File: design.v
module timer_peripheral (
    input wire clk,
    input wire reset_n,
    input wire [15:0] addr,
    input wire [31:0] data_in,
    output reg [31:0] data_out,
    input wire write_enable,
    input wire read_enable,
    output reg interrupt,
    input wire interrupt_ack,
    output wire ready,
    output wire [7:0] timer_count
);
    reg [7:0] count_reg;
    reg [7:0] load_value;
    reg timer_enable;
    reg interrupt_enable;
    reg interrupt_flag;
    reg [15:0] prescaler;
    reg [15:0] prescaler_counter;
    localparam TIMER_COUNT_REG = 16'h0000;   
    localparam TIMER_LOAD_REG  = 16'h0004;   
    localparam TIMER_CTRL_REG  = 16'h0008;   
    localparam TIMER_CLEAR_REG = 16'h000C;   
    localparam TIMER_STATUS_REG = 16'h0010;  
    assign ready = 1'b1;
    assign timer_count = count_reg;
    always @(posedge clk or negedge reset_n) begin
        if (!reset_n) begin
            count_reg <= 8'h0F;            
            load_value <= 8'h0F;
            timer_enable <= 1'b1;          
            interrupt_enable <= 1'b1;      
            interrupt_flag <= 1'b0;
            prescaler <= 16'h00FF;         
            prescaler_counter <= 16'h0000;
            interrupt <= 1'b0;
            data_out <= 32'h00000000;
        end else begin
            if (timer_enable) begin
                if (prescaler_counter >= prescaler) begin
                    prescaler_counter <= 16'h0000;
                    if (count_reg == 8'h00) begin
                        interrupt_flag <= 1'b1;
                        if (interrupt_enable) begin
                            interrupt <= 1'b1;
                        end
                        count_reg <= load_value;  
                    end else begin
                        count_reg <= count_reg - 1'b1;
                    end
                end else begin
                    prescaler_counter <= prescaler_counter + 1'b1;
                end
            end
            if (interrupt_ack) begin
                interrupt <= 1'b0;
                interrupt_flag <= 1'b0;
            end
            if (read_enable) begin
                case (addr)
                    TIMER_COUNT_REG: begin
                        data_out <= {24'h000000, count_reg};
                    end
                    TIMER_LOAD_REG: begin
                        data_out <= {24'h000000, load_value};
                    end
                    TIMER_CTRL_REG: begin
                        data_out <= {30'h00000000, interrupt_enable, timer_enable};
                    end
                    TIMER_STATUS_REG: begin
                        data_out <= {31'h00000000, interrupt_flag};
                    end
                    default: begin
                        data_out <= 32'h00000000;
                    end
                endcase
            end else if (write_enable) begin
                case (addr)
                    TIMER_LOAD_REG: begin
                        load_value <= data_in[7:0];
                    end
                    TIMER_CTRL_REG: begin
                        timer_enable <= data_in[0];
                        interrupt_enable <= data_in[1];
                    end
                    TIMER_CLEAR_REG: begin
                        if (data_in[0]) begin
                            interrupt <= 1'b0;
                            interrupt_flag <= 1'b0;
                        end
                    end
                    default: begin
                    end
                endcase
                data_out <= 32'h00000000;
            end else begin
                data_out <= 32'h00000000;
            end
        end
    end
endmodule
module led_gpio_peripheral (
    input wire clk,
    input wire reset_n,
    input wire [15:0] addr,
    input wire [31:0] data_in,
    output reg [31:0] data_out,
    input wire write_enable,
    input wire read_enable,
    output reg [7:0] led_out,
    output wire ready
);
    reg [7:0] led_data_reg;
    reg [7:0] led_direction_reg;   
    reg [7:0] led_input_reg;       
    localparam LED_DATA_REG = 16'h0000;       
    localparam LED_DIR_REG  = 16'h0004;       
    localparam LED_INPUT_REG = 16'h0008;      
    assign ready = 1'b1;
    always @(posedge clk or negedge reset_n) begin
        if (!reset_n) begin
            led_data_reg <= 8'h00;
            led_direction_reg <= 8'hFF;     
            led_out <= 8'h00;
            data_out <= 32'h00000000;
            led_input_reg <= 8'h00;
        end else begin
            led_out <= led_data_reg & led_direction_reg;
            if (read_enable) begin
                case (addr)
                    LED_DATA_REG: begin
                        data_out <= {24'h000000, led_data_reg};
                    end
                    LED_DIR_REG: begin
                        data_out <= {24'h000000, led_direction_reg};
                    end
                    LED_INPUT_REG: begin
                        data_out <= {24'h000000, led_out};
                    end
                    default: begin
                        data_out <= 32'h00000000;
                    end
                endcase
            end else if (write_enable) begin
                case (addr)
                    LED_DATA_REG: begin
                        led_data_reg <= data_in[7:0];
                    end
                    LED_DIR_REG: begin
                        led_direction_reg <= data_in[7:0];
                    end
                    default: begin
                    end
                endcase
                data_out <= 32'h00000000;
            end else begin
                data_out <= 32'h00000000;
            end
        end
    end
endmodule
module memory_peripheral (
    input wire clk,
    input wire reset_n,
    input wire [15:0] addr,
    input wire [31:0] data_in,
    output reg [31:0] data_out,
    input wire write_enable,
    input wire read_enable,
    output wire ready
);
    reg [31:0] ram_memory [0:63];
    reg [5:0] ram_addr;
    integer i;   
    assign ready = 1'b1;
    always @(*) begin
        ram_addr = addr[7:2];   
    end
    always @(posedge clk or negedge reset_n) begin
        if (!reset_n) begin
            data_out <= 32'h00000000;
            for (i = 0; i < 64; i = i + 1) begin
                ram_memory[i] <= 32'h00000000;
            end
        end else begin
            if (write_enable) begin
                ram_memory[ram_addr] <= data_in;
                data_out <= 32'h00000000;   
            end else if (read_enable) begin
                data_out <= ram_memory[ram_addr];
            end else begin
                data_out <= 32'h00000000;
            end
        end
    end
    wire [31:0] mem_loc_0 = ram_memory[0];
    wire [31:0] mem_loc_1 = ram_memory[1];
    wire [31:0] mem_loc_2 = ram_memory[2];
    wire [31:0] mem_loc_3 = ram_memory[3];
endmodule
module soc_top (
    input wire clk,
    input wire reset_n,
    input wire [31:0] cpu_addr,
    input wire [31:0] cpu_data_out,
    input wire cpu_write_enable,
    input wire cpu_read_enable,
    input wire cpu_interrupt_ack,
    output wire [31:0] cpu_data_in,
    output wire [7:0] led_out,
    output wire timer_interrupt,
    output wire [7:0] timer_count,
    output wire [31:0] ram_data_out,
    output wire [7:0] ram_addr_debug
);
    wire timer_select;
    wire led_select;
    wire ram_select;
    wire [31:0] timer_data_out;
    wire timer_ready;
    wire [31:0] led_data_out;
    wire led_ready;
    wire [31:0] ram_data_out_int;
    wire ram_ready;
    assign timer_select = (cpu_addr[31:16] == 16'h4000);   
    assign led_select   = (cpu_addr[31:16] == 16'h4001);   
    assign ram_select   = (cpu_addr[31:16] == 16'h2000);   
    assign cpu_data_in = timer_select ? timer_data_out :
                        led_select   ? led_data_out :
                        ram_select   ? ram_data_out_int :
                        32'h00000000;
    timer_peripheral timer_inst (
        .clk(clk),
        .reset_n(reset_n),
        .addr(cpu_addr[15:0]),
        .data_in(cpu_data_out),
        .data_out(timer_data_out),
        .write_enable(cpu_write_enable & timer_select),
        .read_enable(cpu_read_enable & timer_select),
        .interrupt(timer_interrupt),
        .interrupt_ack(cpu_interrupt_ack),
        .ready(timer_ready),
        .timer_count(timer_count)
    );
    led_gpio_peripheral led_inst (
        .clk(clk),
        .reset_n(reset_n),
        .addr(cpu_addr[15:0]),
        .data_in(cpu_data_out),
        .data_out(led_data_out),
        .write_enable(cpu_write_enable & led_select),
        .read_enable(cpu_read_enable & led_select),
        .led_out(led_out),
        .ready(led_ready)
    );
    memory_peripheral ram_inst (
        .clk(clk),
        .reset_n(reset_n),
        .addr(cpu_addr[15:0]),
        .data_in(cpu_data_out),
        .data_out(ram_data_out_int),
        .write_enable(cpu_write_enable & ram_select),
        .read_enable(cpu_read_enable & ram_select),
        .ready(ram_ready)
    );
    assign ram_data_out = ram_data_out_int;
    assign ram_addr_debug = cpu_addr[7:0];
endmodule
File: config.mk
export PLATFORM = sky130hd
export DESIGN_NAME = soc_top
export DESIGN_NICKNAME = soc_top
export VERILOG_FILES = /design/flow/design.v
export SDC_FILE = /design/flow/constraint.sdc
export NUM_CORES = 4
export LEC_CHECK = 0
export CAP_MARGIN = 20
export CORE_MARGIN = 2
export CORE_UTILIZATION = 72
export CTS_CLUSTER_DIAMETER = 30
export CTS_CLUSTER_SIZE = 37
export PLACE_DENSITY = 0.65
export SETUP_SLACK_MARGIN = 0.71
export SLEW_MARGIN = 20
File: constraint.sdc
create_clock -name core_clock -period 4.06 [get_ports {clk}]
set_input_delay 0.8120 -clock core_clock [delete_from_list [all_inputs] [get_ports {clk}]]
set_output_delay 0.8120 -clock core_clock [all_outputs]
set_load 0.01 [all_outputs]
File: run.sh
#!/bin/bash
# the make line also repeats each setting of config.mk as NAME=value (left out here)
make -C /OpenROAD-flow-scripts/flow DESIGN_CONFIG=/design/flow/config.mk WORK_HOME=/design/flow/orfs CLKGATE_MAP_FILE= finish
==> qor.csv, run 1 <==
stage,metric,value,unit
logic_synthesis,ys_top_logic_family,multiplexers,
logic_synthesis,synthArstFlopShare,1.00,
clock_network,cts-htree-levels,5,
logic_synthesis,synthTopCellsByCount,"2138 x dfrtp_1, 1800 x mux2_1, 790 x a22oi_1, 354 x clkbuf_1, 275 x mux2_2",
final_timing,timing.fmax,0.283,GHz
clock_network,clock_latency,970,ps
logic_synthesis,syn_area,93600,um2
routing,drtAntennaViolNets,0,
global_routing,met3_usage,0.415,
pwr,powerComb,1510,uW
final_timing,setup_tns,0,ps
logic_synthesis,ys.flop_type,dfrtp_1,
worst_hold_path,min_path_cells,2,
logic_synthesis,ys_sh_xor,0.000374,
global_routing,antenna_found_initial,59,
global_routing,met2_usage,0.809,
pwr,p_sw_frac,0.226,
routing,wirelength,423000,um
final_timing,fin_worst_skew,39.2,ps
pwr,power.internal,45700,uW
worst_hold_path,min_from,cpu_data_out[27],
global_routing,use_met1,0.724,
worst_setup_path,crit_slowest_cell,a2111oi_0,
global_routing,grt_pass1_wl,587000,um
pwr,power_leakage,0.0603,uW
logic_synthesis,yosys_area,93600,um2
routing,avgRoutedWirePerCell,44.4,um
pwr,p_switching,13400,uW
worst_hold_path,min_to,ram_inst.ram_memory[2][27],
worst_setup_path,reg2reg_to,ram_inst.data_out[16],
final_layout,logic_area,37100,um2
final_timing,fin_crit,3540,ps
clock_network,clockBufferDepth,4,
pwr,clk-power,36100,uW
logic_synthesis,largest_area_cell,dfrtp_1,
pwr,combPwrFrac,0.026,
final_layout,design_area,117000,um2
final_timing,rsz0062_at_grt,true,
worst_setup_path,crit_arrival,4360,ps
routing,drtIter0Drc,15257,
placed_design,place_congestion,1.01,
pwr,pwr-share-clk,0.610,
final_layout,nNetsFinal,7452,
logic_synthesis,synth-simple-area-share,0.0477,
worst_setup_path,max_stage_delay,810,ps
floorplanning,fp.dieH,365,um
routing,viasPerCell,8.32,
logic_synthesis,ys_seq_frac,0.577,
floorplanning,dieArea,133000,um2
worst_setup_path,critPathTopFamily,buffers and inverters,
placed_design,dp_hpwl,238000,um
worst_setup_path,end_kind,register,
pwr,seq_power,21500,uW
worst_setup_path,cp-start-kind,input pin,
global_routing,overflow,0,
floorplanning,die_x,365,um
logic_synthesis,ys_types,65,
global_routing,grt_pass1_vias,79052,
global_routing,grt_start_max_net_pins,140,
final_timing,maxSlewHeadroom,0.119,
logic_synthesis,syn_avg_cell_area,13.6,um2
logic_synthesis,netlist.area_leader.share,0.572,
final_timing,setup_viol,0,
clock_network,clkTransAtPathRegs,50,ps
final_layout,postLayoutCoreUtil,0.903,
logic_synthesis,area_leaders,"dfrtp_1 57%, mux2_1 22%, a22oi_1 6.3%",
logic_synthesis,aoi_share,0.0858,
routing,vias,79393,
placed_design,port_buffers,157,
worst_setup_path,criticalPathCategory,in -> reg,
final_layout,regArea,54000,um2
final_timing,drv_slew,0,
worst_setup_path,crit_path_cell_trace,clkdlybuf4s50_1 > buf_12 > nor2b_4 > buf_4 > and2_2 > buf_12 > a2111oi_0 > buf_4 > nand3_1 > nor4b_1 > a21oi_1,
final_layout,stdcell_count,9541,
global_routing,top_usage_layer,met2,
logic_synthesis,fa_ha_area_frac,0.000401,
worst_setup_path,crit_end,ram_inst.data_out[26],
flow_run,maxCapViolCount,0,
clock_network,numCtsBuffers,416,
clock_network,root_buffer,clkbuf_16,
clock_network,clock_sinks,2156,
logic_synthesis,synth_top_cell_by_count,dfrtp_1,
worst_setup_path,startpoint,cpu_addr[7],
worst_setup_path,worstReg2RegStart,ram_inst.ram_memory[22][16],
final_timing,finalCritPeriodShare,0.871,
final_timing,worstMarginPinSlew,1320,ps
logic_synthesis,synth_nets,6932,
floorplanning,fp_util,0.724,
final_layout,n_fill_cell,4840,
logic_synthesis,edf_count,0,
floorplanning,ioPinCount,158,
routing,drt_pass1_iterations,11,
logic_synthesis,synth-seq-cells,2156,
flow_run,stage_log_warnings,51,
placed_design,placed_cells,8685,
floorplanning,core.rowCount,132,
logic_synthesis,ys_cells,6860,
placed_design,place_area,102000,um2
worst_setup_path,reg2reg_depth,6,
worst_hold_path,min_path_type,in -> reg,
pwr,power.group.top,the clock network,
logic_synthesis,synthMuxAreaShare,0.256,
worst_setup_path,critical_path_cell_count,11,
floorplanning,core-area,129000,um2
pwr,vdd_drop_max,0.000568,V
pwr,p_total,59100,uW
global_routing,grt_use_total,0.639,
status,status,no timing/DRC/antenna violations,
worst_setup_path,path_max_fanout,14,
worst_setup_path,critPathBufInv,5,
final_timing,finalHoldViolCount,0,
final_layout,area_growth,24.8,%
logic_synthesis,netlist_instances,6860,
logic_synthesis,yosysWarnings,4,
pwr,power_density,506,nW/um2
worst_setup_path,r2r_slack,1400,ps
worst_setup_path,cp_data_required_time,4890,ps
clock_network,cts_tree,yes,
pwr,seq_power_share,0.364,
routing,drc,0,
-- through the flow --
stage	worst slack [ps]	hold slack, ps
after floorplan	1080	456
after global placement	-411	463
after detailed placement	-286	473
after CTS	715	483
after global routing	557	352
final	524	343
-- final cells by class --
type,instances,area share
Antenna cell,88,0.00189
Clock buffer,505,0.0970
Timing Repair Buffer,802,0.0750
Inverter,13,0.000418
Sequential cell,2156,0.462
Multi-Input combinational cell,3991,0.317
Tap cell,1742,0.0187
Clock inverter,244,0.0275
-- routing by layer --
layer	vias up	routed length [um]
met2	9721	163000
met4	52	48800
met5	-	888
met3	3600	78800
li1	26846	-
met1	39174	132000
-- repair_timing --
action	4_1_cts	5_1_grt
pin swaps	14	8
setup buffers	16	0
hold buffers	1	0
endpoints found under the setup margin	33	33
hold endpoints to repair	52	0
gates resized	165	51
gates cloned	1	0
==> inputs of run 2 (changes only) <==
Settings changed: CTS_CLUSTER_SIZE 37 to 13, PLACE_DENSITY 0.65 to not set, SETUP_SLACK_MARGIN 0.71 to 0.67.
Clock period 4.06 ns to 4.08 ns, I/O delays scaled along.
==> qor.csv, run 2 <==
stage,metric,value,unit
status,status,no timing/DRC/antenna violations,
logic_synthesis,synth_top_cell_by_count,dfrtp_1,
pwr,seq_power,21400,uW
logic_synthesis,synth-seq-cells,2156,
logic_synthesis,edf_count,0,
final_timing,maxSlewHeadroom,0.101,
routing,wirelength,427000,um
worst_setup_path,end_kind,register,
placed_design,place_congestion,1.03,
clock_network,cts_tree,yes,
final_timing,fin_crit,3540,ps
logic_synthesis,fa_ha_area_frac,0.000401,
floorplanning,die_x,365,um
pwr,clk-power,35800,uW
floorplanning,ioPinCount,158,
logic_synthesis,synth-simple-area-share,0.0477,
logic_synthesis,ys.flop_type,dfrtp_1,
final_timing,rsz0062_at_grt,true,
worst_setup_path,r2r_slack,1450,ps
pwr,power_density,505,nW/um2
pwr,p_switching,13300,uW
clock_network,clock_sinks,2156,
worst_setup_path,cp-start-kind,input pin,
global_routing,overflow,0,
final_timing,holdWs,481,ps
logic_synthesis,ys_seq_frac,0.577,
worst_setup_path,reg2reg_depth,6,
logic_synthesis,netlist.area_leader.share,0.572,
worst_setup_path,path_max_fanout,16,
final_timing,setup_viol,0,
clock_network,clockBufferDepth,4,
pwr,power.group.top,the clock network,
logic_synthesis,synthArstFlopShare,1.00,
pwr,seq_power_share,0.365,
clock_network,clkTransAtPathRegs,50,ps
pwr,vdd_drop_max,0.000511,V
flow_run,stage_log_warnings,66,
final_timing,finalCritPeriodShare,0.867,
worst_hold_path,min_path_type,in -> async,
clock_network,cts-htree-levels,5,
pwr,pwr-share-clk,0.610,
clock_network,clock_latency,1000,ps
worst_setup_path,startpoint,cpu_addr[3],
routing,vias,79756,
logic_synthesis,ys_top_logic_family,multiplexers,
global_routing,grt_pass1_vias,78951,
floorplanning,core-area,129000,um2
routing,drtAntennaViolNets,0,
worst_setup_path,crit_end,ram_inst.data_out[15],
logic_synthesis,netlist_instances,6860,
clock_network,numCtsBuffers,416,
final_timing,worstMarginPinSlew,1310,ps
global_routing,grt_use_total,0.644,
final_timing,setup_tns,0,ps
logic_synthesis,yosys_area,93600,um2
routing,drc,0,
global_routing,grt_pass1_wl,591000,um
pwr,p_sw_frac,0.226,
logic_synthesis,area_leaders,"dfrtp_1 57%, mux2_1 22%, a22oi_1 6.3%",
floorplanning,core.rowCount,132,
logic_synthesis,ys_sh_xor,0.000374,
logic_synthesis,ys_types,65,
final_layout,nNetsFinal,7411,
worst_setup_path,reg2reg_to,ram_inst.data_out[2],
worst_setup_path,crit_slowest_cell,nor4_2,
final_timing,timing.fmax,0.283,GHz
worst_setup_path,critPathTopFamily,simple AND/OR/NAND/NOR gates,
routing,drt_pass1_iterations,15,
logic_synthesis,synth_nets,6932,
final_layout,area_growth,24.2,%
pwr,combPwrFrac,0.025,
worst_setup_path,crit_arrival,4370,ps
floorplanning,dieArea,133000,um2
worst_setup_path,cp_data_required_time,4910,ps
routing,avgRoutedWirePerCell,44.9,um
final_timing,finalHoldViolCount,0,
floorplanning,fp_util,0.724,
final_timing,drv_slew,0,
logic_synthesis,yosysWarnings,4,
pwr,p_total,58700,uW
logic_synthesis,synthMuxAreaShare,0.256,
worst_setup_path,crit_path_cell_trace,clkdlybuf4s50_1 > buf_12 > and4bb_1 > and2_2 > buf_4 > a22oi_1 > nand4_1 > nor4_2 > a21oi_1,
worst_setup_path,worstReg2RegStart,ram_inst.ram_memory[48][2],
floorplanning,fp.dieH,365,um
worst_setup_path,critical_path_cell_count,9,
worst_setup_path,max_stage_delay,700,ps
worst_setup_path,critPathBufInv,3,
global_routing,grt_start_max_net_pins,146,
placed_design,port_buffers,157,
logic_synthesis,aoi_share,0.0858,
final_layout,n_fill_cell,5006,
global_routing,antenna_found_initial,56,
logic_synthesis,ys_cells,6860,
flow_run,maxCapViolCount,0,
routing,viasPerCell,8.41,
logic_synthesis,syn_avg_cell_area,13.6,um2
final_timing,fin_worst_skew,58.6,ps
logic_synthesis,largest_area_cell,dfrtp_1,
placed_design,dp_hpwl,239000,um
worst_setup_path,criticalPathCategory,in -> reg,
logic_synthesis,syn_area,93600,um2
logic_synthesis,synthTopCellsByCount,"2138 x dfrtp_1, 1800 x mux2_1, 790 x a22oi_1, 354 x clkbuf_1, 275 x mux2_2",
routing,drtIter0Drc,16004,
clock_network,root_buffer,clkbuf_16,
pwr,power_leakage,0.0601,uW
pwr,powerComb,1480,uW
pwr,power.internal,45400,uW
==> run 2: metrics by stage <==
step | area [um2] | utilization | cells | setup slack, ps
6_report | 116000 | 0.899 | 9489 | 541
5_1_grt | 116000 | 0.898 | 9415 | 655
4_1_cts | 116000 | 0.897 | 9409 | 671
3_5_place_dp | 101000 | 0.783 | 8642 | -167
3_3_place_gp | 101000 | 0.783 | 8640 | -175
2_1_floorplan | 93600 | - | 6860 | 1090
==> run 2: timing repair <==
item / in CTS / in global routing
hold buffers: 1 / 0
gates resized: 150 / 27
hold endpoints to repair: 56 / 0
buffers inserted: 15 / 1
gates cloned: 3 / 0
setup endpoints to repair: 33 / 36
pin swaps: 7 / 7
==> run 2: final cells by class <==
type | instances | area (um2) | area share
multi-input combinational | 3991 | 37100 | 0.319
inverter | 13 | 48.8 | 0.000420
clock inverter | 218 | 2910 | 0.0250
timing repair buffer | 761 | 8290 | 0.0713
sequential | 2156 | 54000 | 0.464
clock buffer | 530 | 11600 | 0.0997
tap | 1742 | 2180 | 0.0187
antenna | 78 | 195 | 0.00168
==> run 2: metal layers <==
layer  wire (um)  share of wire  up-vias  global-route usage
li1            -              -    26698                   -
met1      130000           0.31    38968               0.726
met2      162000           0.38    10105               0.804
met3       81000           0.19     3932               0.429
met4       51900           0.12       53               0.588
met5        1170         0.0027        -              0.0697
==> inputs of run 3 (changes only) <==
Settings changed: CORE_UTILIZATION 72 to 35, CTS_CLUSTER_DIAMETER 30 to not set, CTS_CLUSTER_SIZE 13 to not set, PLACE_DENSITY set to 0.5, SETUP_SLACK_MARGIN 0.67 to not set.
Clock period 4.08 ns to 8.22 ns, I/O delays scaled along.
==> qor.csv, run 3 <==
stage,metric,value,unit
logic_synthesis,ys_cells,6860,
worst_setup_path,critical_path_cell_count,7,
logic_synthesis,yosysWarnings,4,
final_timing,finalHoldViolCount,0,
pwr,pwr-share-clk,0.487,
clock_network,cts-htree-levels,4,
clock_network,clock_latency,900,ps
logic_synthesis,ys.flop_type,dfrtp_1,
logic_synthesis,ys_top_logic_family,multiplexers,
logic_synthesis,ys_types,65,
final_timing,setup_tns,0,ps
clock_network,clock_sinks,2156,
routing,drt_pass1_iterations,6,
worst_setup_path,startpoint,cpu_addr[25],
final_timing,rsz0062_at_grt,false,
final_layout,nNetsFinal,6849,
routing,avgRoutedWirePerCell,40.4,um
worst_setup_path,reg2reg_to,ram_inst.data_out[18],
clock_network,clkTransAtPathRegs,60,ps
worst_setup_path,r2r_slack,5250,ps
logic_synthesis,ys_seq_frac,0.577,
final_timing,maxSlewHeadroom,0.183,
worst_setup_path,worstReg2RegStart,ram_inst.ram_memory[12][18],
flow_run,stage_log_warnings,69,
global_routing,overflow,0,
global_routing,grt_pass1_wl,575000,um
worst_setup_path,path_max_fanout,21,
pwr,clk-power,10700,uW
worst_hold_path,min_path_cells,2,
worst_setup_path,critPathBufInv,3,
global_routing,grt_start_max_net_pins,177,
routing,viasPerCell,6.31,
pwr,power_leakage,0.0550,uW
clock_network,hold_buffers,0,
pwr,p_switching,5160,uW
pwr,p_sw_frac,0.235,
worst_hold_path,min_to,timer_inst.count_reg[0],
final_timing,fin_crit,6430,ps
floorplanning,core-area,266000,um2
final_layout,n_fill_cell,24546,
flow_run,maxCapViolCount,0,
pwr,seq_power_share,0.483,
worst_hold_path,min_from,timer_inst.load_value[0],
logic_synthesis,yosys_area,93600,um2
final_layout,postLayoutCoreUtil,0.403,
logic_synthesis,area_leaders,"dfrtp_1 57%, mux2_1 22%, a22oi_1 6.3%",
logic_synthesis,synthTopCellsByCount,"2138 x dfrtp_1, 1800 x mux2_1, 790 x a22oi_1, 354 x clkbuf_1, 275 x mux2_2",
clock_network,numCtsBuffers,229,
floorplanning,fp.dieH,521,um
floorplanning,dieArea,272000,um2
logic_synthesis,largest_area_cell,dfrtp_1,
final_timing,timing.fmax,0.156,GHz
logic_synthesis,syn_avg_cell_area,13.6,um2
worst_setup_path,cp_common_cell,clkdlybuf4s50_1,
worst_setup_path,criticalPathCategory,in -> out,
floorplanning,die_x,521,um
pwr,powerComb,661,uW
clock_network,cts_tree,yes,
worst_hold_path,min_path_type,reg -> reg,
logic_synthesis,netlist.area_leader.share,0.572,
logic_synthesis,edf_count,0,
logic_synthesis,synthArstFlopShare,1.00,
final_timing,drv_slew,0,
final_timing,worstMarginPinSlew,1230,ps
clock_network,clockBufferDepth,3,
final_layout,area_growth,14.4,%
floorplanning,fp_util,0.352,
logic_synthesis,synthMuxAreaShare,0.256,
clock_network,cts_resized,0,
logic_synthesis,netlist_instances,6860,
worst_setup_path,crit_arrival,4790,ps
worst_setup_path,crit_slowest_cell,buf_4,
logic_synthesis,syn_area,93600,um2
final_timing,setup_viol,0,
status,status,no timing/DRC/antenna violations,
pwr,seq_power,10600,uW
final_timing,fin_worst_skew,46.4,ps
logic_synthesis,synth_nets,6932,
logic_synthesis,synth-simple-area-share,0.0477,
routing,drc,0,
placed_design,dp_hpwl,241000,um
global_routing,grt_use_total,0.308,
pwr,power.internal,16800,uW
final_timing,holdWs,483,ps
final_timing,finalCritPeriodShare,0.782,
routing,drtAntennaViolNets,0,
logic_synthesis,ys_sh_xor,0.000374,
placed_design,place_congestion,0.858,
placed_design,port_buffers,157,
logic_synthesis,synth-seq-cells,2156,
clock_network,cts_post_setup_buffers_inserted,0,
clock_network,root_buffer,clkbuf_16,
routing,vias,66398,
worst_setup_path,critPathTopFamily,buffers and inverters,
pwr,power_density,205,nW/um2
worst_setup_path,max_stage_delay,630,ps
pwr,combPwrFrac,0.030,
floorplanning,ioPinCount,158,
pwr,vdd_drop_max,0.000232,V
logic_synthesis,fa_ha_area_frac,0.000401,
pwr,power.group.top,the clock network,
logic_synthesis,synth_top_cell_by_count,dfrtp_1,
worst_setup_path,cp-start-kind,input pin,
worst_setup_path,crit_end,cpu_data_in[25],
floorplanning,core.rowCount,189,
global_routing,grt_pass1_vias,64451,
worst_setup_path,cp_data_required_time,6580,ps
logic_synthesis,aoi_share,0.0858,
routing,wirelength,425000,um
global_routing,antenna_found_initial,44,
routing,drtIter0Drc,8618,
worst_setup_path,reg2reg_depth,5,
worst_setup_path,end_kind,output port,
worst_setup_path,crit_path_cell_trace,clkdlybuf4s50_1 > nor4_1 > nand4b_1 > nor4_4 > buf_4 > and2_1 > clkdlybuf4s50_1,
==> run 3: stage by stage <==
stage          setup WS [ps]  area (um2)  std cells  power [uW]
6_report                1790      107000      10527       22000
5_1_grt                 1650      107000      10504       22600
4_1_cts                 1780      107000      10500       22100
3_5_place_dp            1780       99200      10076       11500
3_3_place_gp            1130       99100      10072       11500
2_1_floorplan           3580       93600       6860       11000
==> run 3: layout make-up <==
class | count | area [um2] | share of cell area
clock buffer | 361 | 6980 | 0.0652
inverter | 13 | 48.8 | 0.000456
clock inverter | 63 | 729 | 0.00681
sequential | 2156 | 54000 | 0.504
multi-input combinational | 3991 | 37300 | 0.348
tap | 3533 | 4420 | 0.0413
antenna | 24 | 60.1 | 0.000561
timing repair buffer | 386 | 3540 | 0.0330
==> run 3: routing by layer <==
| layer | GRT usage | part of all wire | vias up |
|---|---|---|---|
| li1 | - | - | 25378 |
| met1 | 0.424 | 0.42 | 36131 |
| met2 | 0.462 | 0.44 | 3891 |
| met3 | 0.0655 | 0.090 | 992 |
| met4 | 0.148 | 0.052 | 6 |
| met5 | 0 | 0.00011 | - |
==> inputs of run 4 (changes only) <==
Settings changed: CORE_UTILIZATION 35 to 72, CTS_CLUSTER_DIAMETER set to 361, CTS_CLUSTER_SIZE set to 35, PLACE_DENSITY 0.5 to 0.65, SETUP_SLACK_MARGIN set to 1.17.
Clock period 8.22 ns to 4.06 ns, I/O delays scaled along.
==> qor.csv, run 4 <==
stage,metric,value,unit
floorplanning,die_x,365,um
floorplanning,ioPinCount,158,
logic_synthesis,edf_count,0,
logic_synthesis,syn_avg_cell_area,13.6,um2
logic_synthesis,yosysWarnings,4,
logic_synthesis,aoi_share,0.0858,
clock_network,clockBufferDepth,3,
logic_synthesis,synthMuxAreaShare,0.256,
logic_synthesis,synth-simple-area-share,0.0477,
logic_synthesis,ys_sh_xor,0.000374,
logic_synthesis,area_leaders,"dfrtp_1 57%, mux2_1 22%, a22oi_1 6.3%",
logic_synthesis,ys_types,65,
status,haltStage,5_1_grt,
logic_synthesis,synthTopCellsByCount,"2138 x dfrtp_1, 1800 x mux2_1, 790 x a22oi_1, 354 x clkbuf_1, 275 x mux2_2",
logic_synthesis,ys.flop_type,dfrtp_1,
clock_network,numCtsBuffers,71,
logic_synthesis,ys_top_logic_family,multiplexers,
logic_synthesis,fa_ha_area_frac,0.000401,
clock_network,clock_sinks,2156,
global_routing,overflow,242,
logic_synthesis,synth-seq-cells,2156,
placed_design,dp_hpwl,238000,um
logic_synthesis,synthArstFlopShare,1.00,
placed_design,pre_cts_ws,-514,ps
logic_synthesis,synth_nets,6932,
floorplanning,core.rowCount,132,
status,status,stopped before the end,
clock_network,cts-htree-levels,3,
placed_design,place_area,102000,um2
logic_synthesis,largest_area_cell,dfrtp_1,
logic_synthesis,ys_seq_frac,0.577,
logic_synthesis,synth_top_cell_by_count,dfrtp_1,
floorplanning,core-area,129000,um2
floorplanning,fp_util,0.724,
logic_synthesis,netlist.area_leader.share,0.572,
global_routing,grt_use_total,0.824,
logic_synthesis,syn_area,93600,um2
floorplanning,fp.dieH,365,um
logic_synthesis,netlist_instances,6860,
placed_design,port_buffers,157,
clock_network,root_buffer,clkbuf_16,
logic_synthesis,ys_cells,6860,
logic_synthesis,yosys_area,93600,um2
status,error,[ERROR GRT-0232] Routing congestion too high. Check the congestion heatmap in the GUI.,
floorplanning,dieArea,133000,um2
placed_design,place_congestion,0.990,
## run 4: repair_timing
item / CTS
buffers inserted: 150
pin swaps: 58
setup endpoints to repair: 2139
gates resized: 878
gates cloned: 194
hold endpoints to repair: 0
hold buffers: 0
## run 4: metrics by stage
stage                     cells  setup TNS (ps)
after floorplan            6860               0
after global placement     8695           -4180
after detailed placement   8695           -5520
after CTS                  9130               0
## run 4: routing by layer
metal | global-route usage | GRT overflow
met5 | 0.594 | 2
met2 | 0.922 | 103
met3 | 0.732 | 11
met1 | 0.842 | 13
met4 | 0.772 | 113
==> inputs of run 5 (changes only) <==
Settings changed: CORE_UTILIZATION 72 to 57, CTS_CLUSTER_DIAMETER 361 to not set, CTS_CLUSTER_SIZE 35 to not set, PLACE_DENSITY 0.65 to 0.5, SETUP_SLACK_MARGIN 1.17 to not set.
Clock period 4.06 ns to 4.34 ns, I/O delays scaled along.
==> qor.csv, run 5 <==
stage,metric,value,unit
worst_setup_path,cp_common_cell,clkdlybuf4s50_1,
global_routing,grt_start_max_net_pins,126,
global_routing,antenna_found_initial,21,
final_timing,maxSlewHeadroom,0.188,
clock_network,root_buffer,clkbuf_16,
logic_synthesis,synthArstFlopShare,1.00,
final_timing,drv_slew,0,
logic_synthesis,syn_avg_cell_area,13.6,um2
worst_hold_path,min_from,cpu_data_out[7],
global_routing,overflow,0,
final_timing,fin_ws,138,ps
final_layout,n_fill_cell,12002,
worst_hold_path,min_path_cells,2,
logic_synthesis,synth-seq-cells,2156,
pwr,p_switching,9250,uW
floorplanning,fp.dieH,409,um
routing,wirelength,391000,um
clock_network,clkTransAtPathRegs,60,ps
logic_synthesis,ys_cells,6860,
final_timing,timing.fmax,0.238,GHz
routing,avgRoutedWirePerCell,41.5,um
global_routing,met2_usage,0.667,
worst_setup_path,critPathTopFamily,buffers and inverters,
routing,viasPerCell,7.26,
logic_synthesis,synth_top_cell_by_count,dfrtp_1,
worst_setup_path,startpoint,cpu_addr[17],
worst_setup_path,crit_arrival,3330,ps
logic_synthesis,syn_area,93600,um2
worst_setup_path,crit_slowest_cell,clkdlybuf4s50_1,
pwr,power_leakage,0.0568,uW
pwr,seq_power,20100,uW
final_layout,regArea,54000,um2
placed_design,port_buffers,157,
routing,drtIter0Drc,10187,
floorplanning,ioPinCount,158,
logic_synthesis,yosysWarnings,4,
pwr,combPwrFrac,0.032,
logic_synthesis,edf_count,0,
worst_setup_path,critPathBufInv,5,
pwr,p_sw_frac,0.226,
worst_setup_path,reg2reg_depth,7,
logic_synthesis,area_leaders,"dfrtp_1 57%, mux2_1 22%, a22oi_1 6.3%",
final_timing,finalHoldViolCount,0,
worst_setup_path,criticalPathCategory,in -> out,
worst_setup_path,crit_end,cpu_data_in[4],
routing,drc,0,
clock_network,numCtsBuffers,219,
global_routing,grt_pass1_vias,66455,
logic_synthesis,yosys_area,93600,um2
routing,drtAntennaViolNets,0,
final_layout,nNetsFinal,7142,
worst_setup_path,path_max_fanout,20,
clock_network,clock_latency,870,ps
routing,drt_pass1_iterations,8,
placed_design,pre_cts_ws,-425,ps
pwr,seq_power_share,0.491,
logic_synthesis,aoi_share,0.0858,
final_timing,fin_worst_skew,24.6,ps
floorplanning,dieArea,167000,um2
pwr,power.group.top,registers,
final_layout,postLayoutCoreUtil,0.670,
clock_network,clock_sinks,2156,
worst_setup_path,crit_path_cell_trace,clkdlybuf4s50_1 > nor4_1 > nand4b_1 > nor4_4 > buf_4 > buf_12 > a222oi_1 > inv_1 > clkdlybuf4s50_1,
logic_synthesis,synth_nets,6932,
final_layout,area_growth,16.6,%
floorplanning,die_x,409,um
logic_synthesis,synthMuxAreaShare,0.256,
final_timing,finalCritPeriodShare,0.968,
pwr,powerComb,1320,uW
logic_synthesis,netlist_instances,6860,
final_timing,rsz0062_at_grt,false,
global_routing,grt_pass1_wl,539000,um
logic_synthesis,netlist.area_leader.share,0.572,
logic_synthesis,ys_sh_xor,0.000374,
global_routing,top_usage_layer,met2,
final_timing,holdWs,403,ps
final_timing,worstMarginPinSlew,1190,ps
logic_synthesis,synthTopCellsByCount,"2138 x dfrtp_1, 1800 x mux2_1, 790 x a22oi_1, 354 x clkbuf_1, 275 x mux2_2",
pwr,pwr-share-clk,0.477,
clock_network,cts_tree,yes,
global_routing,met3_usage,0.139,
final_layout,logic_area,37200,um2
logic_synthesis,ys_seq_frac,0.577,
worst_hold_path,min_to,ram_inst.ram_memory[53][7],
floorplanning,core.rowCount,148,
floorplanning,fp_util,0.574,
placed_design,place_congestion,0.928,
pwr,power.internal,31700,uW
logic_synthesis,ys_top_logic_family,multiplexers,
worst_setup_path,r2r_slack,1650,ps
floorplanning,core-area,163000,um2
worst_setup_path,critical_path_cell_count,9,
status,status,no timing/DRC/antenna violations,
worst_setup_path,max_stage_delay,540,ps
worst_setup_path,cp-start-kind,input pin,
global_routing,grt_use_total,0.466,
clock_network,clockBufferDepth,3,
worst_setup_path,reg2reg_to,ram_inst.data_out[26],
logic_synthesis,synth-simple-area-share,0.0477,
worst_hold_path,min_path_type,in -> reg,
final_timing,setup_viol,0,
clock_network,cts-htree-levels,4,
worst_setup_path,cp_data_required_time,3470,ps
flow_run,stage_log_warnings,50,
flow_run,maxCapViolCount,0,
routing,vias,68497,
placed_design,dp_hpwl,244000,um
logic_synthesis,fa_ha_area_frac,0.000401,
pwr,vdd_drop_max,0.000437,V
worst_setup_path,worstReg2RegStart,ram_inst.ram_memory[63][26],
final_timing,setup_tns,0,ps
pwr,power_density,375,nW/um2
final_timing,fin_crit,4200,ps
clock_network,cts_resized,0,
logic_synthesis,ys_types,65,
pwr,clk-power,19500,uW
worst_setup_path,end_kind,output port,
pwr,p_total,40900,uW
logic_synthesis,largest_area_cell,dfrtp_1,
global_routing,use_met1,0.626,
logic_synthesis,ys.flop_type,dfrtp_1,
-- run 5: what timing repair did --
| action | in CTS | in global routing |
|---|---|---|
| setup buffers | 0 | 0 |
| hold buffers | 1 | 0 |
| hold endpoints to repair | 10 | 0 |
| endpoints found under the setup margin | 0 | 0 |
-- run 5: layer usage --
layer,wire length (um),up-vias,share of wire
met2,167000,4747,0.43
met4,28000,24,0.071
met5,165,-,0.00042
met1,149000,36473,0.38
li1,-,25928,-
met3,47200,1325,0.12
-- run 5: layout make-up --
class / count / share of cell area
Sequential cell: 2156 / 0.494
Clock inverter: 70 / 0.00775
Inverter: 13 / 0.000447
Multi-Input combinational cell: 3991 / 0.341
Clock buffer: 331 / 0.0600
Tap cell: 2175 / 0.0249
Timing Repair Buffer: 689 / 0.0715
Antenna cell: 13 / 0.000298
-- run 5: metrics by stage --
stage          cell area, um2  instances
2_1_floorplan           93600       6860
3_3_place_gp           102000       9023
3_5_place_dp           102000       9023
4_1_cts                109000       9425
5_1_grt                109000       9426
6_report               109000       9438
==> inputs of run 6 (changes only) <==
Settings changed: CAP_MARGIN 20 to 40, CORE_MARGIN 2 to 4, CORE_UTILIZATION 57 to 35, GPL_TIMING_DRIVEN set to 0.
Clock period 4.34 ns to 9.53 ns, I/O delays scaled along.
==> qor.csv, run 6 <==
stage,metric,value,unit
pwr,seq_power_share,0.468,
clock_network,hold_buffers,0,
worst_setup_path,crit_arrival,7670,ps
final_timing,fin_crit,6930,ps
worst_hold_path,min_path_type,reg -> reg,
logic_synthesis,ys.flop_type,dfrtp_1,
global_routing,met2_usage,0.548,
floorplanning,dieArea,276000,um2
routing,avgRoutedWirePerCell,51.4,um
logic_synthesis,ys_types,65,
logic_synthesis,area_leaders,"dfrtp_1 57%, mux2_1 22%, a22oi_1 6.3%",
worst_setup_path,startpoint,cpu_addr[6],
clock_network,cts-htree-levels,4,
final_timing,drv_slew,0,
worst_setup_path,cp-start-kind,input pin,
worst_setup_path,critPathBufInv,7,
worst_setup_path,criticalPathCategory,in -> reg,
logic_synthesis,ys_seq_frac,0.577,
routing,viasPerCell,6.75,
global_routing,grt_use_total,0.412,
final_timing,maxSlewHeadroom,0.293,
floorplanning,fp_util,0.352,
pwr,pwr-share-clk,0.491,
final_timing,setup_tns,0,ps
worst_setup_path,cp_data_required_time,10260,ps
worst_setup_path,crit_path_cell_trace,clkdlybuf4s50_1 > buf_2 > and2_1 > clkbuf_1 > clkbuf_1 > and2_1 > buf_2 > buf_2 > buf_16 > a22oi_1 > nand4_1 > nor4_1 > a21oi_1,
logic_synthesis,ys_cells,6860,
logic_synthesis,synth-seq-cells,2156,
final_layout,n_fill_cell,24485,
routing,vias,76505,
final_layout,logic_area,36600,um2
floorplanning,die_x,525,um
logic_synthesis,synth_nets,6932,
logic_synthesis,synth_top_cell_by_count,dfrtp_1,
pwr,power.internal,14800,uW
clock_network,cts_tree,yes,
worst_setup_path,critical_path_cell_count,13,
final_timing,timing.fmax,0.144,GHz
logic_synthesis,synthTopCellsByCount,"2138 x dfrtp_1, 1800 x mux2_1, 790 x a22oi_1, 354 x clkbuf_1, 275 x mux2_2",
floorplanning,core.rowCount,189,
pwr,powerComb,799,uW
placed_design,port_buffers,123,
floorplanning,fp.dieH,525,um
floorplanning,core-area,266000,um2
final_timing,worstMarginPinSlew,1060,ps
final_timing,fin_worst_skew,41.7,ps
worst_setup_path,crit_slowest_cell,buf_2,
worst_setup_path,crit_end,ram_inst.data_out[3],
logic_synthesis,largest_area_cell,dfrtp_1,
worst_hold_path,min_path_cells,1,
worst_setup_path,path_max_fanout,14,
logic_synthesis,aoi_share,0.0858,
logic_synthesis,yosysWarnings,4,
clock_network,clock_sinks,2156,
pwr,clk-power,9620,uW
final_timing,finalHoldViolCount,0,
routing,drtAntennaViolNets,1,
global_routing,grt_pass1_wl,739000,um
pwr,power_leakage,0.0568,uW
logic_synthesis,synthArstFlopShare,1.00,
logic_synthesis,edf_count,0,
logic_synthesis,synthMuxAreaShare,0.256,
logic_synthesis,syn_area,93600,um2
pwr,p_sw_frac,0.246,
worst_setup_path,critPathTopFamily,buffers and inverters,
global_routing,met3_usage,0.184,
global_routing,top_usage_layer,met2,
pwr,p_total,19600,uW
pwr,power.group.top,the clock network,
logic_synthesis,ys_top_logic_family,multiplexers,
global_routing,antenna_found_initial,141,
clock_network,cts_post_setup_buffers_inserted,0,
final_timing,rsz0062_at_grt,false,
pwr,seq_power,9150,uW
placed_design,place_congestion,1.04,
clock_network,numCtsBuffers,233,
worst_setup_path,max_stage_delay,850,ps
final_layout,regArea,54000,um2
logic_synthesis,netlist.area_leader.share,0.572,
global_routing,grt_start_max_net_pins,151,
floorplanning,ioPinCount,158,
flow_run,maxCapViolCount,0,
worst_setup_path,r2r_slack,6810,ps
final_timing,finalCritPeriodShare,0.728,
final_timing,setup_viol,0,
worst_hold_path,min_to,ram_inst.ram_memory[45][27],
global_routing,use_met1,0.500,
logic_synthesis,synth-simple-area-share,0.0477,
worst_setup_path,cp_common_cell,buf_2,
final_layout,area_growth,20.5,%
pwr,power_density,174,nW/um2
logic_synthesis,syn_avg_cell_area,13.6,um2
worst_setup_path,reg2reg_to,ram_inst.data_out[18],
routing,wirelength,582000,um
worst_hold_path,min_from,ram_inst.ram_memory[45][27],
routing,drtIter0Drc,12552,
global_routing,grt_pass1_vias,70271,
worst_setup_path,end_kind,register,
logic_synthesis,fa_ha_area_frac,0.000401,
logic_synthesis,yosys_area,93600,um2
flow_run,stage_log_warnings,135,
routing,drt_pass1_iterations,6,
global_routing,overflow,0,
pwr,combPwrFrac,0.041,
worst_setup_path,reg2reg_depth,5,
clock_network,cts_resized,0,
clock_network,root_buffer,clkbuf_16,
status,violations,antenna violations,
pwr,p_switching,4810,uW
pwr,vdd_drop_max,0.000212,V
clock_network,clockBufferDepth,3,
routing,drc,0,
clock_network,clkTransAtPathRegs,60,ps
logic_synthesis,ys_sh_xor,0.000374,
clock_network,clock_latency,940,ps
status,status,finished with violations,
worst_setup_path,worstReg2RegStart,ram_inst.ram_memory[17][18],
final_layout,nNetsFinal,7522,
logic_synthesis,netlist_instances,6860,
placed_design,dp_hpwl,397000,um
## run 6: per-stage QoR
step / instance area (um2) / setup slack [ps] / utilization / hold WS, ps / std cells
after floorplan: 93600 / 4360 / - / 456 / 6860
after global placement: 99300 / -94750 / 0.374 / 465 / 10516
after detailed placement: 104000 / 2180 / 0.393 / 473 / 10738
after CTS: 112000 / 2590 / 0.423 / 486 / 11172
after global routing: 112000 / 2510 / 0.423 / 489 / 11200
final: 113000 / 2600 / 0.425 / 484 / 11326
## run 6: layer usage
metal | share of wire | wire length (um)
met4 | 0.10 | 59400
met1 | 0.37 | 213000
met5 | 0.00047 | 272
met2 | 0.39 | 230000
met3 | 0.14 | 79900
## run 6: cell type report
cell class | instances | area share
timing repair buffer | 355 | 0.0543
inverter | 13 | 0.000433
sequential | 2156 | 0.479
clock buffer | 358 | 0.0621
buffer | 700 | 0.0291
antenna | 144 | 0.00320
clock inverter | 76 | 0.00825
tap | 3533 | 0.0392
multi-input combinational | 3991 | 0.325
==> inputs of run 7 (changes only) <==
Settings changed: ABC_AREA set to 1, CAP_MARGIN 40 to 20, CORE_MARGIN 4 to 2, CORE_UTILIZATION 35 to 49, CTS_CLUSTER_DIAMETER set to 123, GPL_TIMING_DRIVEN 0 to not set, MIN_ROUTING_LAYER set to met2, PLACE_DENSITY 0.5 to not set, PLACE_DENSITY_LB_ADDON set to 0.14.
Clock period 9.53 ns to 10.0 ns, I/O delays scaled along.
==> qor.csv, run 7 <==
stage,metric,value,unit
floorplanning,core-area,197000,um2
clock_network,clockBufferDepth,3,
logic_synthesis,yosys_area,97200,um2
worst_setup_path,crit_slowest_cell,nor4_4,
worst_setup_path,cp_common_cell,clkdlybuf4s50_1,
final_timing,fin_worst_skew,32.0,ps
clock_network,clock_sinks,2156,
worst_setup_path,critPathTopFamily,simple AND/OR/NAND/NOR gates,
logic_synthesis,netlist_instances,11955,
clock_network,cts_resized,0,
final_layout,area_growth,10.0,%
routing,viasPerCell,8.14,
worst_setup_path,cp_data_required_time,8000,ps
final_timing,setup_viol,0,
routing,avgRoutedWirePerCell,23.0,um
pwr,power_leakage,0.0519,uW
logic_synthesis,edf_count,0,
logic_synthesis,ys_seq_frac,0.556,
logic_synthesis,ys_cells,11955,
flow_run,maxCapViolCount,0,
worst_setup_path,crit_arrival,4960,ps
worst_setup_path,cp-start-kind,input pin,
logic_synthesis,fa_ha_area_frac,0.000386,
final_timing,fin_ws,3040,ps
final_layout,nNetsFinal,11490,
logic_synthesis,ys_sh_xor,0.000361,
worst_setup_path,critical_path_cell_count,8,
routing,drc,0,
worst_setup_path,crit_path_cell_trace,clkdlybuf4s50_1 > or2_1 > nor4_4 > nand2_4 > inv_1 > nand2_1 > nand3_1 > clkdlybuf4s50_1,
final_layout,postLayoutCoreUtil,0.542,
clock_network,hold_buffers,0,
worst_hold_path,min_from,ram_inst.ram_memory[0][1],
placed_design,place_congestion,0.886,
worst_setup_path,criticalPathCategory,in -> out,
floorplanning,fp.dieH,449,um
logic_synthesis,netlist.area_leader.share,0.551,
final_timing,drv_slew,0,
final_timing,maxSlewHeadroom,0.197,
clock_network,clkTransAtPathRegs,60,ps
final_layout,n_fill_cell,18297,
placed_design,pre_cts_ws,3140,ps
logic_synthesis,ys_top_logic_family,simple AND/OR/NAND/NOR gates,
final_timing,holdWs,481,ps
logic_synthesis,synthMuxAreaShare,0,
placed_design,port_buffers,157,
worst_setup_path,path_max_fanout,27,
logic_synthesis,largest_area_cell,dfrtp_1,
routing,wirelength,328000,um
logic_synthesis,synthArstFlopShare,1.00,
logic_synthesis,yosysWarnings,4,
logic_synthesis,synthTopCellsByCount,"3818 x nand2_1, 2138 x dfrtp_1, 1573 x o21ai_0, 1515 x nand3_1, 806 x nor2_1",
logic_synthesis,syn_area,97200,um2
pwr,power.group.top,the clock network,
logic_synthesis,area_leaders,"dfrtp_1 55%, nand2_1 15%, o21ai_0 8.1%",
routing,drtAntennaViolNets,0,
final_timing,worstMarginPinSlew,1200,ps
floorplanning,fp_util,0.493,
pwr,pwr-share-clk,0.484,
logic_synthesis,synth-seq-cells,2156,
final_timing,finalCritPeriodShare,0.696,
flow_run,stage_log_warnings,101,
pwr,vdd_drop_max,0.000183,V
routing,vias,115955,
clock_network,cts_tree,yes,
floorplanning,ioPinCount,158,
floorplanning,die_x,449,um
logic_synthesis,ys_types,44,
floorplanning,core.rowCount,163,
final_timing,finalHoldViolCount,0,
global_routing,grt_pass1_vias,118959,
global_routing,grt_pass1_wl,496000,um
worst_setup_path,startpoint,cpu_addr[19],
worst_setup_path,max_stage_delay,600,ps
worst_setup_path,critPathBufInv,3,
worst_setup_path,r2r_slack,7360,ps
status,status,no timing/DRC/antenna violations,
pwr,seq_power_share,0.473,
pwr,power.internal,13900,uW
logic_synthesis,synth-simple-area-share,0.281,
worst_setup_path,worstReg2RegStart,ram_inst.ram_memory[46][13],
floorplanning,dieArea,202000,um2
clock_network,numCtsBuffers,222,
worst_hold_path,min_path_type,reg -> reg,
routing,drt_pass1_iterations,14,
global_routing,antenna_found_initial,0,
worst_hold_path,min_path_cells,2,
worst_setup_path,reg2reg_to,ram_inst.data_out[13],
final_timing,rsz0062_at_grt,false,
worst_setup_path,end_kind,output port,
logic_synthesis,aoi_share,0.112,
routing,drtIter0Drc,28638,
pwr,clk-power,8930,uW
final_timing,setup_tns,0,ps
logic_synthesis,synth_top_cell_by_count,nand2_1,
placed_design,dp_hpwl,165000,um
clock_network,clock_latency,920,ps
pwr,seq_power,8720,uW
final_timing,fin_crit,6960,ps
global_routing,grt_use_total,0.471,
worst_setup_path,crit_end,cpu_data_in[6],
clock_network,cts_post_setup_buffers_inserted,0,
global_routing,overflow,0,
pwr,p_sw_frac,0.243,
pwr,p_switching,4470,uW
pwr,powerComb,775,uW
logic_synthesis,ys.flop_type,dfrtp_1,
clock_network,root_buffer,clkbuf_16,
pwr,combPwrFrac,0.042,
clock_network,cts-htree-levels,4,
final_timing,timing.fmax,0.144,GHz
worst_setup_path,reg2reg_depth,8,
worst_hold_path,min_to,ram_inst.ram_memory[0][1],
logic_synthesis,synth_nets,12027,
global_routing,grt_start_max_net_pins,177,
logic_synthesis,syn_avg_cell_area,8.13,um2
pwr,power_density,172,nW/um2
run 7: final cells by class:
cell class	instances	area [um2]	share of cell area
sequential	2156	54000	0.505
multi-input combinational	8600	38500	0.361
clock buffer	328	6610	0.0618
tap	2640	3300	0.0309
timing repair buffer	282	2820	0.0264
clock inverter	72	1010	0.00946
inverter	156	604	0.00565
antenna	6	15.0	0.000140
run 7: per-stage QoR:
stage | area (um2) | std cells | power [uW]
floorplan | 97200 | 11955 | 9160
global placement | 99200 | 13832 | 9600
detailed placement | 99200 | 13832 | 9600
CTS | 107000 | 14232 | 18200
global route | 107000 | 14234 | 18700
finish | 107000 | 14240 | 18400
run 7: layer usage:
layer | track usage | part of all wire | vias to the layer above
met5 | 0.227 | 0.011 | -
met1 | - | 0 | 41053
met3 | 0.622 | 0.41 | 4410
met4 | 0.135 | 0.14 | 106
li1 | - | - | 38037
met2 | 0.536 | 0.44 | 32349
==> inputs of run 8 (changes only) <==
Settings changed: ABC_AREA 1 to not set, CORE_UTILIZATION 49 to 72, CTS_CLUSTER_DIAMETER 123 to 30, CTS_CLUSTER_SIZE set to 13, MIN_ROUTING_LAYER met2 to not set, PLACE_DENSITY set to 0.36, PLACE_DENSITY_LB_ADDON 0.14 to not set, SETUP_SLACK_MARGIN set to 1.17.
Clock period 10.0 ns to 4.08 ns, I/O delays scaled along.
==> qor.csv, run 8 <==
stage,metric,value,unit
status,status,stopped before the end,
status,haltStage,4_1_cts,
status,error,[ERROR DPL-0033] detailed placement checks failed during check placement.,
logic_synthesis,yosys_area,93600,um2
floorplanning,die_x,365,um
logic_synthesis,synth_top_cell_by_count,dfrtp_1,
logic_synthesis,synth_nets,6932,
placed_design,dp_hpwl,237000,um
placed_design,pre_cts_ws,-205,ps
logic_synthesis,syn_area,93600,um2
floorplanning,fp_util,0.724,
logic_synthesis,ys_sh_xor,0.000374,
logic_synthesis,ys_seq_frac,0.577,
logic_synthesis,netlist.area_leader.share,0.572,
logic_synthesis,synth-seq-cells,2156,
logic_synthesis,yosysWarnings,4,
logic_synthesis,synthTopCellsByCount,"2138 x dfrtp_1, 1800 x mux2_1, 790 x a22oi_1, 354 x clkbuf_1, 275 x mux2_2",
logic_synthesis,synth-simple-area-share,0.0477,
floorplanning,core-area,129000,um2
logic_synthesis,largest_area_cell,dfrtp_1,
logic_synthesis,area_leaders,"dfrtp_1 57%, mux2_1 22%, a22oi_1 6.3%",
floorplanning,fp.dieH,365,um
logic_synthesis,synthArstFlopShare,1.00,
floorplanning,ioPinCount,158,
logic_synthesis,ys_cells,6860,
placed_design,place_congestion,0.994,
logic_synthesis,fa_ha_area_frac,0.000401,
logic_synthesis,synthMuxAreaShare,0.256,
logic_synthesis,syn_avg_cell_area,13.6,um2
logic_synthesis,edf_count,0,
logic_synthesis,ys_top_logic_family,multiplexers,
logic_synthesis,aoi_share,0.0858,
logic_synthesis,ys_types,65,
logic_synthesis,netlist_instances,6860,
logic_synthesis,ys.flop_type,dfrtp_1,
floorplanning,core.rowCount,132,
placed_design,port_buffers,157,
floorplanning,dieArea,133000,um2
## run 8: stage by stage
stage | power (uW) | cell area, um2 | hold slack, ps | util | instances
after detailed placement | 23100 | 102000 | 472 | 0.785 | 8655
after global placement | 23100 | 102000 | 465 | 0.785 | 8655
after floorplan | 22100 | 93600 | 456 | - | 6860
==> inputs of run 9 (changes only) <==
Settings changed: CORE_UTILIZATION 72 to 57, CTS_CLUSTER_DIAMETER 30 to not set, CTS_CLUSTER_SIZE 13 to 60, PLACE_DENSITY 0.36 to not set, SETUP_SLACK_MARGIN 1.17 to not set.
Clock period 4.08 ns to 6.59 ns, I/O delays scaled along.
==> qor.csv, run 9 <==
stage,metric,value,unit
status,status,no timing/DRC/antenna violations,
clock_network,hold_buffers,0,
worst_setup_path,cp_data_required_time,5270,ps
pwr,power_density,251,nW/um2
clock_network,clockBufferDepth,3,
logic_synthesis,yosysWarnings,4,
final_timing,timing.fmax,0.188,GHz
final_timing,setup_tns,0,ps
worst_setup_path,path_max_fanout,16,
worst_setup_path,r2r_slack,3930,ps
final_layout,postLayoutCoreUtil,0.648,
routing,vias,67625,
logic_synthesis,ys_cells,6860,
routing,viasPerCell,7.32,
logic_synthesis,ys.flop_type,dfrtp_1,
global_routing,grt_start_max_net_pins,167,
global_routing,grt_pass1_vias,64807,
worst_setup_path,end_kind,output port,
logic_synthesis,synthArstFlopShare,1.00,
pwr,powerComb,819,uW
routing,drc,0,
final_timing,finalCritPeriodShare,0.807,
logic_synthesis,ys_sh_xor,0.000374,
floorplanning,dieArea,167000,um2
final_layout,design_area,106000,um2
floorplanning,fp_util,0.574,
logic_synthesis,netlist.area_leader.share,0.572,
worst_setup_path,cp-start-kind,input pin,
routing,drt_pass1_iterations,8,
worst_setup_path,crit_end,cpu_data_in[2],
worst_setup_path,crit_slowest_cell,clkdlybuf4s50_1,
worst_setup_path,critPathBufInv,4,
logic_synthesis,edf_count,0,
clock_network,clkTransAtPathRegs,60,ps
pwr,seq_power_share,0.499,
placed_design,dp_hpwl,231000,um
final_timing,rsz0062_at_grt,false,
final_layout,stdcell_count,9244,
logic_synthesis,largest_area_cell,dfrtp_1,
final_timing,setup_viol,0,
clock_network,cts_post_setup_buffers_inserted,0,
worst_hold_path,min_path_type,in -> async,
pwr,vdd_drop_max,0.000306,V
logic_synthesis,fa_ha_area_frac,0.000401,
routing,drtAntennaViolNets,0,
floorplanning,fp.dieH,409,um
final_timing,maxSlewHeadroom,0.118,
flow_run,maxCapViolCount,0,
final_timing,drv_slew,0,
final_layout,nNetsFinal,6953,
worst_setup_path,reg2reg_depth,6,
logic_synthesis,ys_seq_frac,0.577,
final_timing,finalHoldViolCount,0,
clock_network,cts_tree,yes,
worst_setup_path,cp_common_cell,clkdlybuf4s50_1,
clock_network,cts_resized,0,
flow_run,stage_log_warnings,90,
logic_synthesis,syn_avg_cell_area,13.6,um2
worst_setup_path,startpoint,cpu_addr[25],
final_timing,fin_worst_skew,21.3,ps
worst_setup_path,reg2reg_to,ram_inst.data_out[6],
logic_synthesis,synth-seq-cells,2156,
logic_synthesis,synthTopCellsByCount,"2138 x dfrtp_1, 1800 x mux2_1, 790 x a22oi_1, 354 x clkbuf_1, 275 x mux2_2",
pwr,pwr-share-clk,0.470,
routing,wirelength,390000,um
clock_network,root_buffer,clkbuf_16,
worst_setup_path,critical_path_cell_count,8,
clock_network,cts-htree-levels,4,
logic_synthesis,synth-simple-area-share,0.0477,
logic_synthesis,aoi_share,0.0858,
floorplanning,die_x,409,um
worst_setup_path,crit_arrival,4000,ps
logic_synthesis,synthMuxAreaShare,0.256,
floorplanning,core.rowCount,148,
floorplanning,core-area,163000,um2
logic_synthesis,yosys_area,93600,um2
pwr,p_sw_frac,0.227,
pwr,combPwrFrac,0.031,
clock_network,numCtsBuffers,218,
worst_setup_path,max_stage_delay,530,ps
pwr,power.internal,20500,uW
final_layout,n_fill_cell,12461,
placed_design,port_buffers,157,
logic_synthesis,synth_nets,6932,
logic_synthesis,ys_top_logic_family,multiplexers,
logic_synthesis,synth_top_cell_by_count,dfrtp_1,
logic_synthesis,area_leaders,"dfrtp_1 57%, mux2_1 22%, a22oi_1 6.3%",
worst_setup_path,crit_path_cell_trace,clkdlybuf4s50_1 > nor4_1 > nand4b_1 > nor4_4 > buf_4 > a222oi_1 > inv_1 > clkdlybuf4s50_1,
final_timing,fin_crit,5320,ps
final_layout,area_growth,12.8,%
worst_setup_path,criticalPathCategory,in -> out,
logic_synthesis,netlist_instances,6860,
logic_synthesis,ys_types,65,
final_timing,worstMarginPinSlew,1320,ps
placed_design,place_congestion,0.918,
pwr,power.group.top,registers,
pwr,p_switching,6020,uW
global_routing,antenna_found_initial,28,
global_routing,grt_pass1_wl,536000,um
placed_design,placed_cells,8835,
pwr,seq_power,13200,uW
pwr,power_leakage,0.0550,uW
clock_network,clock_latency,880,ps
worst_setup_path,critPathTopFamily,buffers and inverters,
worst_setup_path,worstReg2RegStart,ram_inst.ram_memory[12][6],
global_routing,overflow,0,
routing,avgRoutedWirePerCell,42.2,um
routing,drtIter0Drc,10156,
logic_synthesis,syn_area,93600,um2
pwr,clk-power,12500,uW
global_routing,grt_use_total,0.465,
floorplanning,ioPinCount,158,
placed_design,place_area,98500,um2
clock_network,clock_sinks,2156,
run 9: layout make-up:
type	count	area, um2	area share
Timing Repair Buffer	501	4540	0.0430
Multi-Input combinational cell	3991	37200	0.352
Tap cell	2175	2720	0.0258
Sequential cell	2156	54000	0.511
Clock inverter	47	499	0.00473
Clock buffer	346	6570	0.0622
Inverter	13	48.8	0.000462
Antenna cell	15	37.5	0.000355
run 9: layer usage:
| layer | vias up | track usage | share of wire |
|---|---|---|---|
| met3 | 1379 | 0.148 | 0.12 |
| met2 | 4920 | 0.664 | 0.42 |
| met5 | - | 0.000287 | 0.00050 |
| met1 | 35746 | 0.618 | 0.38 |
| li1 | 25552 | - | - |
| met4 | 28 | 0.286 | 0.073 |
run 9: per-stage QoR:
step / power (uW) / setup slack [ps] / hold WS (ps)
floorplan: 13700 / 2600 / 456
global placement: 14300 / 783 / 465
detailed placement: 14300 / 1050 / 473
CTS: 26500 / 1200 / 432
global route: 27200 / 1100 / 426
finish: 26500 / 1270 / 364
==> inputs of run 10 (changes only) <==
Settings changed: CORE_UTILIZATION 57 to 64, CTS_CLUSTER_SIZE 60 to not set, TNS_END_PERCENT set to 5.
Clock period 6.59 ns to 5.53 ns, I/O delays scaled along.
==> qor.csv, run 10 <==
stage,metric,value,unit
status,status,no timing/DRC/antenna violations,
final_timing,finalCritPeriodShare,0.846,
worst_setup_path,crit_end,cpu_data_in[27],
final_timing,maxSlewHeadroom,0.140,
logic_synthesis,ys_types,65,
pwr,clk-power,15100,uW
final_layout,n_fill_cell,9754,
final_timing,timing.fmax,0.214,GHz
logic_synthesis,ys_seq_frac,0.577,
pwr,power.internal,24700,uW
worst_setup_path,critical_path_cell_count,7,
worst_setup_path,critPathTopFamily,buffers and inverters,
floorplanning,dieArea,149000,um2
pwr,seq_power_share,0.495,
final_timing,fin_ws,852,ps
global_routing,grt_pass1_vias,66512,
clock_network,clockBufferDepth,3,
worst_setup_path,cp-start-kind,input pin,
worst_setup_path,max_stage_delay,530,ps
logic_synthesis,synthArstFlopShare,1.00,
final_timing,rsz0062_at_grt,false,
final_timing,worstMarginPinSlew,1290,ps
clock_network,cts-htree-levels,4,
pwr,p_sw_frac,0.225,
clock_network,hold_buffers,0,
floorplanning,die_x,386,um
logic_synthesis,yosys_area,93600,um2
global_routing,antenna_found_initial,16,
logic_synthesis,synthMuxAreaShare,0.256,
worst_setup_path,startpoint,cpu_addr[22],
clock_network,clock_latency,870,ps
placed_design,port_buffers,157,
global_routing,overflow,0,
routing,drtAntennaViolNets,0,
clock_network,numCtsBuffers,215,
logic_synthesis,syn_avg_cell_area,13.6,um2
final_layout,regArea,54000,um2
routing,avgRoutedWirePerCell,41.7,um
logic_synthesis,syn_area,93600,um2
logic_synthesis,synth_top_cell_by_count,dfrtp_1,
routing,drtIter0Drc,10026,
worst_setup_path,reg2reg_depth,5,
worst_setup_path,worstReg2RegStart,ram_inst.ram_memory[22][10],
worst_setup_path,reg2reg_to,ram_inst.data_out[10],
pwr,power.group.top,registers,
placed_design,pre_cts_ws,539,ps
pwr,seq_power,15800,uW
final_timing,fin_worst_skew,29.5,ps
final_timing,fin_crit,4680,ps
placed_design,dp_hpwl,225000,um
routing,viasPerCell,7.58,
worst_setup_path,criticalPathCategory,in -> out,
logic_synthesis,netlist_instances,6860,
pwr,power_density,300,nW/um2
clock_network,clock_sinks,2156,
pwr,combPwrFrac,0.030,
logic_synthesis,ys_cells,6860,
floorplanning,core.rowCount,140,
routing,vias,68589,
logic_synthesis,ys_sh_xor,0.000374,
routing,wirelength,378000,um
worst_setup_path,crit_arrival,3570,ps
logic_synthesis,synth-simple-area-share,0.0477,
flow_run,stage_log_warnings,65,
worst_setup_path,critPathBufInv,3,
final_layout,nNetsFinal,6998,
clock_network,cts_post_setup_buffers_inserted,0,
pwr,vdd_drop_max,0.000289,V
placed_design,place_congestion,0.957,
final_layout,area_growth,13.3,%
final_timing,setup_viol,0,
logic_synthesis,ys_top_logic_family,multiplexers,
clock_network,root_buffer,clkbuf_16,
pwr,power_leakage,0.0550,uW
logic_synthesis,aoi_share,0.0858,
final_layout,logic_area,37100,um2
logic_synthesis,largest_area_cell,dfrtp_1,
worst_setup_path,crit_slowest_cell,clkdlybuf4s50_1,
logic_synthesis,synthTopCellsByCount,"2138 x dfrtp_1, 1800 x mux2_1, 790 x a22oi_1, 354 x clkbuf_1, 275 x mux2_2",
logic_synthesis,netlist.area_leader.share,0.572,
logic_synthesis,edf_count,0,
worst_setup_path,end_kind,output port,
clock_network,cts_tree,yes,
clock_network,cts_resized,0,
worst_hold_path,min_path_type,in -> async,
worst_setup_path,crit_path_cell_trace,clkdlybuf4s50_1 > nor4_1 > nand4b_1 > nor4_4 > buf_12 > and2_1 > clkdlybuf4s50_1,
clock_network,clkTransAtPathRegs,60,ps
logic_synthesis,yosysWarnings,4,
flow_run,maxCapViolCount,0,
worst_setup_path,cp_data_required_time,4420,ps
routing,drc,0,
global_routing,grt_pass1_wl,524000,um
floorplanning,ioPinCount,158,
worst_setup_path,cp_common_cell,clkdlybuf4s50_1,
routing,drt_pass1_iterations,9,
pwr,p_switching,7150,uW
worst_setup_path,path_max_fanout,36,
floorplanning,core-area,145000,um2
logic_synthesis,synth-seq-cells,2156,
floorplanning,fp_util,0.644,
final_timing,holdWs,226,ps
pwr,powerComb,967,uW
final_timing,drv_slew,0,
global_routing,grt_use_total,0.505,
global_routing,grt_start_max_net_pins,160,
worst_setup_path,r2r_slack,3210,ps
logic_synthesis,synth_nets,6932,
final_timing,finalHoldViolCount,0,
logic_synthesis,ys.flop_type,dfrtp_1,
floorplanning,fp.dieH,386,um
pwr,pwr-share-clk,0.474,
final_timing,setup_tns,0,ps
logic_synthesis,area_leaders,"dfrtp_1 57%, mux2_1 22%, a22oi_1 6.3%",
logic_synthesis,fa_ha_area_frac,0.000401,
-- run 10: area by class of cell --
class,count,area share
Multi-Input combinational cell,3991,0.349
Clock buffer,342,0.0623
Timing Repair Buffer,549,0.0493
Antenna cell,28,0.000661
Inverter,13,0.000460
Tap cell,1917,0.0226
Sequential cell,2156,0.509
Clock inverter,58,0.00653
-- run 10: through the flow --
stage	instance area, um2	util	total power [uW]	cells
floorplan	93600	-	16300	6860
global placement	98600	0.678	17000	8624
detailed placement	98600	0.678	17000	8624
CTS	106000	0.729	31800	9024
global route	106000	0.729	32600	9031
finish	106000	0.730	31800	9054
-- run 10: layer usage --
layer / vias to the layer above / share of wire / GRT usage
met1: 35732 / 0.36 / 0.662
met2: 5623 / 0.41 / 0.693
met4: 10 / 0.083 / 0.349
li1: 25647 / - / -
met5: - / 0.00016 / 0
met3: 1577 / 0.15 / 0.193
No activity file was given, so power comes from the tool's default toggle rates.
